## TPU
module TPU(
    clk,
    rst_n,
    in_valid,
    K,
    M,
    N,
    busy,
    A_wr_en,
    A_index,
    A_data_in,
    A_data_out,
    B_wr_en,
    B_index,
    B_data_in,
    B_data_out,
    C_wr_en,
    C_index,
    C_data_in,
    C_data_out
);
Size: ~1400 flip-flops, ~110000 sq um of cells after synthesis.
Settings: LEC_CHECK=0, ABC_AREA=1, CAP_MARGIN=20, CORE_MARGIN=2, CORE_UTILIZATION=72, CTS_CLUSTER_DIAMETER=396, CTS_CLUSTER_SIZE=21, HOLD_SLACK_MARGIN=0.29, PLACE_DENSITY_LB_ADDON=0.16, SETUP_SLACK_MARGIN=0.37, SLEW_MARGIN=20; clock period 2.43 ns.
run.sh (not shown) runs the stock make flow with config.mk's settings and CLKGATE_MAP_FILE=.
The starting point ended with an error in global routing, error GRT-0232.
Edit:
- CAP_MARGIN: 20 -> 15
- CTS_CLUSTER_DIAMETER: 396 -> 397
- CTS_CLUSTER_SIZE: 21 -> not set
- HOLD_SLACK_MARGIN: 0.29 -> not set
- MAX_ROUTING_LAYER: not set -> met4
- PLACE_DENSITY_LB_ADDON: 0.16 -> not set
- SETUP_SLACK_MARGIN: 0.37 -> not set
- clock period: 2.43 -> 5.47 ns (I/O delays scaled with it)
Effect:
- The new run completed, yet does not pass: negative setup slack
- die size is unchanged
- area after synthesis does not change
- synthesized cell count stays the same

The RTL this note starts from:
==> flow/design.v <==
module PE(
    input           clk,
    input           rst_n,
    input           done,
    input [7:0]     west_in,
    input [7:0]     north_in,
    output reg [7:0]    east_out,
    output reg [7:0]    south_out,
    output reg [31:0]   result
);
reg [31:0] mult_res;
always @(negedge clk or negedge rst_n) begin
    if(!rst_n) begin
        east_out <= 8'b0;
        south_out <= 8'b0;
        result <= 32'b0;
        mult_res <= 32'b0;
    end
    else if(done) begin
        mult_res <= 32'b0;
        result <= 32'b0;
    end
    else begin
        mult_res <= west_in * north_in;
        result <= result + mult_res;
        east_out <= west_in;
        south_out <= north_in;
    end
end
endmodule
module TPU(
    clk,
    rst_n,
    in_valid,
    K,
    M,
    N,
    busy,
    A_wr_en,
    A_index,
    A_data_in,
    A_data_out,
    B_wr_en,
    B_index,
    B_data_in,
    B_data_out,
    C_wr_en,
    C_index,
    C_data_in,
    C_data_out
);
input               clk;
input               rst_n;
input               in_valid;
input [7:0]         K;
input [7:0]         M;
input [7:0]         N;
output reg          busy;
output reg          A_wr_en;
output reg [15:0]   A_index;
output reg [31:0]   A_data_in;
input      [31:0]   A_data_out;
output reg          B_wr_en;
output reg [15:0]   B_index;
output reg [31:0]   B_data_in;
input      [31:0]   B_data_out;
output reg          C_wr_en;
output reg [15:0]   C_index;
output reg [127:0]  C_data_in;
input      [127:0]  C_data_out;
integer i, j;
reg     done;
wire [7:0]      east_out[3:0][3:0];
wire [7:0]      south_out[3:0][3:0];
wire [127:0]    result[3:0];
reg [7:0]   A_data_reg [3:0][3:0];
reg [7:0]   B_data_reg [3:0][3:0];
reg [15:0]  counter;
reg [7:0]   K_reg, M_per_compute, M_reg, N_per_compute, N_reg;
reg [7:0]   M_div, M_mod, N_div, N_mod;
reg [7:0]   row_grp, col_grp;
PE P00(clk, rst_n, done, A_data_reg[0][0], B_data_reg[0][0], east_out[0][0], south_out[0][0], result[0][127:96]);
PE P01(clk, rst_n, done, east_out[0][0], B_data_reg[1][0], east_out[0][1], south_out[0][1], result[0][95:64]);
PE P02(clk, rst_n, done, east_out[0][1], B_data_reg[2][0], east_out[0][2], south_out[0][2], result[0][63:32]);
PE P03(clk, rst_n, done, east_out[0][2], B_data_reg[3][0], east_out[0][3], south_out[0][3], result[0][31:0]);
PE P10(clk, rst_n, done, A_data_reg[1][0], south_out[0][0], east_out[1][0], south_out[1][0], result[1][127:96]);
PE P11(clk, rst_n, done, east_out[1][0], south_out[0][1], east_out[1][1], south_out[1][1], result[1][95:64]);
PE P12(clk, rst_n, done, east_out[1][1], south_out[0][2], east_out[1][2], south_out[1][2], result[1][63:32]);
PE P13(clk, rst_n, done, east_out[1][2], south_out[0][3], east_out[1][3], south_out[1][3], result[1][31:0]);
PE P20(clk, rst_n, done, A_data_reg[2][0], south_out[1][0], east_out[2][0], south_out[2][0], result[2][127:96]);
PE P21(clk, rst_n, done, east_out[2][0], south_out[1][1], east_out[2][1], south_out[2][1], result[2][95:64]);
PE P22(clk, rst_n, done, east_out[2][1], south_out[1][2], east_out[2][2], south_out[2][2], result[2][63:32]);
PE P23(clk, rst_n, done, east_out[2][2], south_out[1][3], east_out[2][3], south_out[2][3], result[2][31:0]);
PE P30(clk, rst_n, done, A_data_reg[3][0], south_out[2][0], east_out[3][0], south_out[3][0], result[3][127:96]);
PE P31(clk, rst_n, done, east_out[3][0], south_out[2][1], east_out[3][1], south_out[3][1], result[3][95:64]);
PE P32(clk, rst_n, done, east_out[3][1], south_out[2][2], east_out[3][2], south_out[3][2], result[3][63:32]);
PE P33(clk, rst_n, done, east_out[3][2], south_out[2][3], east_out[3][3], south_out[3][3], result[3][31:0]);
always @ (posedge clk or negedge rst_n) begin
    if(!rst_n) begin
        busy <= 1'b0;
        done <= 1'b0;
        A_wr_en <= 1'b0;
        A_index <= 16'b0;
        A_data_in <= 32'b0;
        B_wr_en <= 1'b0;
        B_index <= 16'b0;
        B_data_in <= 32'b0;
        C_wr_en <= 1'b0;
        C_index <= 16'b0;
        C_data_in <= 128'b0;
        counter <= 16'b0;
        K_reg <= 8'b0;
        M_reg <= 8'b0;
        N_reg <= 8'b0;
        for(i=0; i<4; i=i+1) begin
            for(j=0; j<4; j=j+1) begin
                A_data_reg[i][j] <= 8'b0;
                B_data_reg[i][j] <= 8'b0;
            end
        end
    end
    else if(in_valid) begin
        busy <= 1'b1;
        done <= 1'b0;
        M_reg <= M;
        K_reg <= K;
        N_reg <= N;
        M_mod = M % 4;
        N_mod = N % 4;
        M_div = (M_mod == 0 ? M/4 : M/4 + 1);
        N_div = (N_mod == 0 ? N/4 : N/4 + 1);
        col_grp <= 8'b0;
        row_grp <= 8'b0;
    end
    else if(busy) begin
        done = 1'b0;
        N_per_compute = (col_grp+1 == N_div && N_mod != 0 ? N_mod : 4);
        M_per_compute = (row_grp+1 == M_div && M_mod != 0 ? M_mod : 4);
        for(i=0; i<4; i=i+1) begin
            A_data_reg[i][0] = A_data_reg[i][1];
            A_data_reg[i][1] = A_data_reg[i][2];
            A_data_reg[i][2] = A_data_reg[i][3];
            A_data_reg[i][3] = 8'b0;
            B_data_reg[i][0] = B_data_reg[i][1];
            B_data_reg[i][1] = B_data_reg[i][2];
            B_data_reg[i][2] = B_data_reg[i][3];
            B_data_reg[i][3] = 8'b0;
        end
        if(counter < K_reg) begin
            A_data_reg[0][0] = A_data_out[31: 24];
            A_data_reg[1][1] = A_data_out[23: 16];
            A_data_reg[2][2] = A_data_out[15: 8];
            A_data_reg[3][3] = A_data_out[7: 0];
            B_data_reg[0][0] = B_data_out[31: 24];
            B_data_reg[1][1] = B_data_out[23: 16];
            B_data_reg[2][2] = B_data_out[15: 8];
            B_data_reg[3][3] = B_data_out[7: 0];
        end
        if(counter < K_reg) begin
            A_index = A_index + 1;
            B_index = B_index + 1;
        end
        else begin
            A_index = (row_grp+1 == M_div ? 16'b0 : K_reg * (row_grp + 1));
            B_index = (row_grp+1 == M_div ? K_reg * (col_grp + 1) : K_reg * col_grp);
        end
        if(counter >= K_reg + N_per_compute) begin
            C_wr_en = 1'b1;
            C_index = col_grp * M_reg + row_grp * 4 + counter - K_reg - N_per_compute;
            C_data_in = result[counter - K_reg - N_per_compute];
        end
        else begin
            C_wr_en = 1'b0;
            C_index = 16'b0;
        end
        counter <= counter + 1;
        if(counter == K_reg + M_per_compute + N_per_compute) begin
            if(row_grp+1 == M_div && col_grp+1 == N_div) begin
                busy <= 1'b0;
                A_index = 16'b0;
                B_index = 16'b0;
            end
            else if(row_grp+1 < M_div) begin
                row_grp = row_grp + 1;
            end
            else if(row_grp+1 == M_div) begin
                col_grp = col_grp + 1;
                row_grp = 0;
            end
            done = 1'b1;
            counter <= 8'b0;
        end
    end
end
endmodule
Settings: LEC_CHECK=0, CAP_MARGIN=20, CORE_ASPECT_RATIO=1.78, CORE_MARGIN=2, CORE_UTILIZATION=40, GPL_ROUTABILITY_DRIVEN=0, SETUP_SLACK_MARGIN=1.48, SLEW_MARGIN=20; clock period 10.0 ns.
The first run finished with timing, DRC and antenna clean.
Then changed:
CAP_MARGIN = 35   (was 20)
CELL_PAD_IN_SITES_DETAIL_PLACEMENT = 0   (was not set)
CORE_ASPECT_RATIO = 0.6   (was 1.78)
CORE_UTILIZATION = 64   (was 40)
CTS_CLUSTER_DIAMETER = 369   (was not set)
GPL_ROUTABILITY_DRIVEN = not set   (was 0)
HOLD_SLACK_MARGIN = 0.0   (was not set)
SETUP_SLACK_MARGIN = not set   (was 1.48)
=> The changed run passed the timing, design-rule and antenna checks; final area falls by 3.0%; sequential power rises by about 1%; clock-buffer cell count rises by 2; die area falls by 37%; synthesized area is unchanged; power falls by 4.5%; sequential cell count does not change; combinational power falls by about 8%; clock skew falls by 0.0062 ns.
Then changed:
CAP_MARGIN = 20   (was 35)
CELL_PAD_IN_SITES_DETAIL_PLACEMENT = not set   (was 0)
CORE_ASPECT_RATIO = not set   (was 0.6)
CORE_UTILIZATION = 40   (was 64)
CTS_CLUSTER_DIAMETER = not set   (was 369)
HOLD_SLACK_MARGIN = not set   (was 0.0)
clock period = 9.85 ns   (was 10.0 ns; I/O delays follow)
After rerunning:
- final cell count climbs by 9.8%
- final area climbs by 1.9%
- routed wire length drops by 2.4%
- count of clock-buffer cells in the layout climbs by 25
- total power climbs by 2.5%
- utilization drops by 26 points
- combinational power is about the same
- die size climbs by 59%
- register-to-register slack gets worse by 0.02 ns
- via count drops by 2.1%
Then changed:
CELL_PAD_IN_SITES_GLOBAL_PLACEMENT = 1   (was not set)
CORE_ASPECT_RATIO = 1.78   (was not set)
GPL_ROUTABILITY_DRIVEN = 0   (was not set)
GPL_TIMING_DRIVEN = 0   (was not set)
clock period = 10.0 ns   (was 9.85 ns; I/O delays follow)
After rerunning: Routed wire length increases by a quarter to a third. Area after synthesis is unchanged. Register-to-register slack gets worse by 0.11 ns. Die size barely changes. Setup slack got worse by 0.11 ns. Total power climbs slightly.
Then changed:
CELL_PAD_IN_SITES_GLOBAL_PLACEMENT = not set   (was 1)
CORE_ASPECT_RATIO = not set   (was 1.78)
CORE_UTILIZATION = 19   (was 40)
GPL_ROUTABILITY_DRIVEN = not set   (was 0)
GPL_TIMING_DRIVEN = not set   (was 0)
clock period = 9.85 ns   (was 10.0 ns; I/O delays follow)
After rerunning:
- cell area rises by 3.2%
- routed wire length falls by 17%
- sequential share of layout area falls by 0.92 points
- core utilization falls by 23 points
Then changed:
CAP_MARGIN = 15   (was 20)
CORE_UTILIZATION = 70   (was 19)
MAX_ROUTING_LAYER = met4   (was not set)
SETUP_SLACK_MARGIN = 1.51   (was not set)
clock period = 5.56 ns   (was 9.85 ns; I/O delays follow)
=>
- Now the flow finished but failed the layout checks on negative setup slack
- clock power climbs by well over a third
- synthesized area stays the same
- global-route usage climbs by 29 points
- register-to-register slack loses 2.0 ns
- routed wire length climbs by a few percent
- sequential share of layout area drops by 0.38 points
- via count climbs by roughly a tenth
- non-clock buffer count climbs by 667

== north ==
// TPU: RTL as listed in full above, without the edits since
clock: 5.74 ns
lec_check: 0
cap_margin: 15
core_margin: 2
core_utilization: 72
cts_cluster_diameter: 28
cts_cluster_size: 32
max_routing_layer: met4
setup_slack_margin: 1.67
slew_margin: 20
STATUS run=north STAGES=ALL_DONE FINAL_CHECKS=FAILED CAUSE=setup timing
Changes in south relative to north:
-- flow/config.mk --
<<< north, line 11
export CTS_CLUSTER_DIAMETER = 28
export CTS_CLUSTER_SIZE = 32
>>> south, line 11
export CTS_CLUSTER_DIAMETER = 29
<<< north, line 14
export SETUP_SLACK_MARGIN = 1.67
>>> south, line 13
export SETUP_SLACK_MARGIN = 1.51
==> flow/constraint.sdc <==
create_clock -name core_clock -period 5.56 [get_ports {clk}]
set_input_delay 1.1120 -clock core_clock [delete_from_list [all_inputs] [get_ports {clk}]]
set_output_delay 1.1120 -clock core_clock [all_outputs]
set_load 0.01 [all_outputs]
[summary]
Although south finished all stages, its layout failed final checks on capacitance limit, setup timing. Against north as the reference, south delivers a higher share of the core filled with cells in the final layout. Side by side, net switching fraction of the power turned out higher in south than in north. south vs north — overall routing resource usage rose 2.3 points.
#### Input delta (east over south)
-- flow/config.mk --
<<< south, line 11
export CTS_CLUSTER_DIAMETER = 29
export MAX_ROUTING_LAYER = met4
export SETUP_SLACK_MARGIN = 1.51
>>> east, line 11
export CTS_CLUSTER_SIZE = 32
export SETUP_SLACK_MARGIN = 1.22
==> flow/constraint.sdc <==
create_clock -name core_clock -period 6.84 [get_ports {clk}]
set_input_delay 1.3680 -clock core_clock [delete_from_list [all_inputs] [get_ports {clk}]]
set_output_delay 1.3680 -clock core_clock [all_outputs]
set_load 0.01 [all_outputs]
Results
south vs east, capturing element of the worst setup path: P00.mult_res[11] vs P01.mult_res[15]
east and south ended up with nearly the same sequential cell area.
Layout checks on east: not met. Flow itself completed; violations: setup timing.
The run with more setup slack is east; south has less.
Routed wire in east totals less than in south.
Going from south to east, clock power share decreased 8.6 points, internal portion of total power lost 33%, non-clock buffer count decreased 21%.
Against south, power per unit of standard cell area in east fell by more than a quarter.
Number of fill cells in the layout: east vs south up about 40%
Inputs modified between east and west:
-- flow/config.mk --
<<< east, line 8
>>> west, line 8
export ABC_AREA = 1
<<< east, line 11
export CTS_CLUSTER_SIZE = 32
export SETUP_SLACK_MARGIN = 1.22
>>> west, line 12
export CTS_CLUSTER_DIAMETER = 27
export MAX_ROUTING_LAYER = met4
export SETUP_SLACK_MARGIN = -0.39
==> flow/constraint.sdc <==
create_clock -name core_clock -period 5.47 [get_ports {clk}]
set_input_delay 1.0940 -clock core_clock [delete_from_list [all_inputs] [get_ports {clk}]]
set_output_delay 1.0940 -clock core_clock [all_outputs]
set_load 0.01 [all_outputs]
Results
Looking at height of the chip, west sits about 1.2% above east.
west contains more vias than east.
In west relative to east, wire length of the first global-routing pass had gone up by more than 10%.
Of east and west, the run reporting the higher largest incremental delay on the critical path was west.
Count of non-CTS buffers in the layout, east and west: smaller value in east
From the logs: west reached the end of the flow and failed the layout checks with setup timing.
Across both runs, switching share of power was lower for west than for east.
west vs east on post-route total power: west is the lower one.
Post-synthesis instance area: west vs east up 2.5%

RTL: the design.v shown in full above, as it stands there.
clock: 5.56 ns
lec_check: 0
cap_margin: 15
core_margin: 2
core_utilization: 70
cts_cluster_diameter: 28
max_routing_layer: met4
setup_slack_margin: 1.51
slew_margin: 20
The first run completed, yet does not pass: setup timing.
Rerun with:
- CAP_MARGIN: 15 -> 20
- CORE_UTILIZATION: 70 -> 71
- CTS_CLUSTER_DIAMETER: 28 -> not set
- CTS_CLUSTER_SIZE: not set -> 32
- SETUP_SLACK_MARGIN: 1.51 -> not set
- clock period: 5.56 -> 8.37 ns (I/O delays scaled with it)
The new run completed, yet does not pass: setup timing; count of clock-buffer cells in the layout went down by 236; total power went down by well over a third; worst hold slack gets better by 0.40 ns; die area went down slightly; final area went down by roughly a tenth; clock skew went down by 0.011 ns; first-iteration DRC count went down by a quarter to a third; sequential power went down by a quarter to a third; routed wire length went down by about a fifth.

// TPU: RTL as listed in full above, without the edits since
export LEC_CHECK = 0
export ABC_AREA = 1
export CAP_MARGIN = 20
export CELL_PAD_IN_SITES_DETAIL_PLACEMENT = 2
export CELL_PAD_IN_SITES_GLOBAL_PLACEMENT = 2
export CORE_ASPECT_RATIO = 1.89
export CORE_MARGIN = 5
export CORE_UTILIZATION = 29
export GPL_ROUTABILITY_DRIVEN = 0
export GPL_TIMING_DRIVEN = 0
export HOLD_SLACK_MARGIN = 0.13
export MAX_ROUTING_LAYER = met4
export SETUP_SLACK_MARGIN = 1.68
export SLEW_MARGIN = 15
create_clock -name core_clock -period 10.0 [get_ports {clk}]
Change:
Settings changed: ABC_AREA 1 to not set, CELL_PAD_IN_SITES_DETAIL_PLACEMENT 2 to not set, CELL_PAD_IN_SITES_GLOBAL_PLACEMENT 2 to 1, CORE_ASPECT_RATIO 1.89 to 1.78, CORE_MARGIN 5 to 2, CORE_UTILIZATION 29 to 40, GPL_ROUTABILITY_DRIVEN 0 to 1, HOLD_SLACK_MARGIN 0.13 to not set, MAX_ROUTING_LAYER met4 to not set, SETUP_SLACK_MARGIN 1.68 to 1.48, SLEW_MARGIN 15 to 20.
Result:
- The new run ran to the end with no violations
- global-route usage is lower by 1.6 points
- core utilization is higher by 12 points
- worst setup slack degrades by 8.0 ps
- power is higher by well over a third
- sequential power is higher by a quarter to a third
Change:
Settings changed: CELL_PAD_IN_SITES_GLOBAL_PLACEMENT 1 to not set, CORE_ASPECT_RATIO 1.78 to not set, CORE_UTILIZATION 40 to 11, GPL_ROUTABILITY_DRIVEN 1 to not set, GPL_TIMING_DRIVEN 0 to not set, SETUP_SLACK_MARGIN 1.48 to not set.
Clock period 10.0 ns to 12.8 ns, I/O delays scaled along.
- non-clock buffer count goes down by 694
- core utilization drops by 34 points
- design area rose by a few percent
- wire length shrinks by roughly a tenth
- synthesized area stays the same
- clock skew is higher by 76 ps
- worst hold slack degrades by 50 ps
- via count came out lower by a few percent
- die area is higher to 3.6 times its value
- combinational power goes down by a quarter to a third
- register-to-register slack improves by 1000 ps
Change:
Settings changed: CORE_UTILIZATION 11 to 72, CTS_CLUSTER_SIZE set to 30.
Clock period 12.8 ns to 7.92 ns, I/O delays scaled along.
=>
- The new run produced a layout that fails on setup timing
- sequential cell count is unchanged
- total power climbs by 67%
- design area came out lower by 8.0%
- sequential share of layout area went up by 2.3 points
- global-route usage went up by 31 points
- final cell count shrinks by 44%
Power figures rest on the tool's default switching activity, not on a simulated workload.
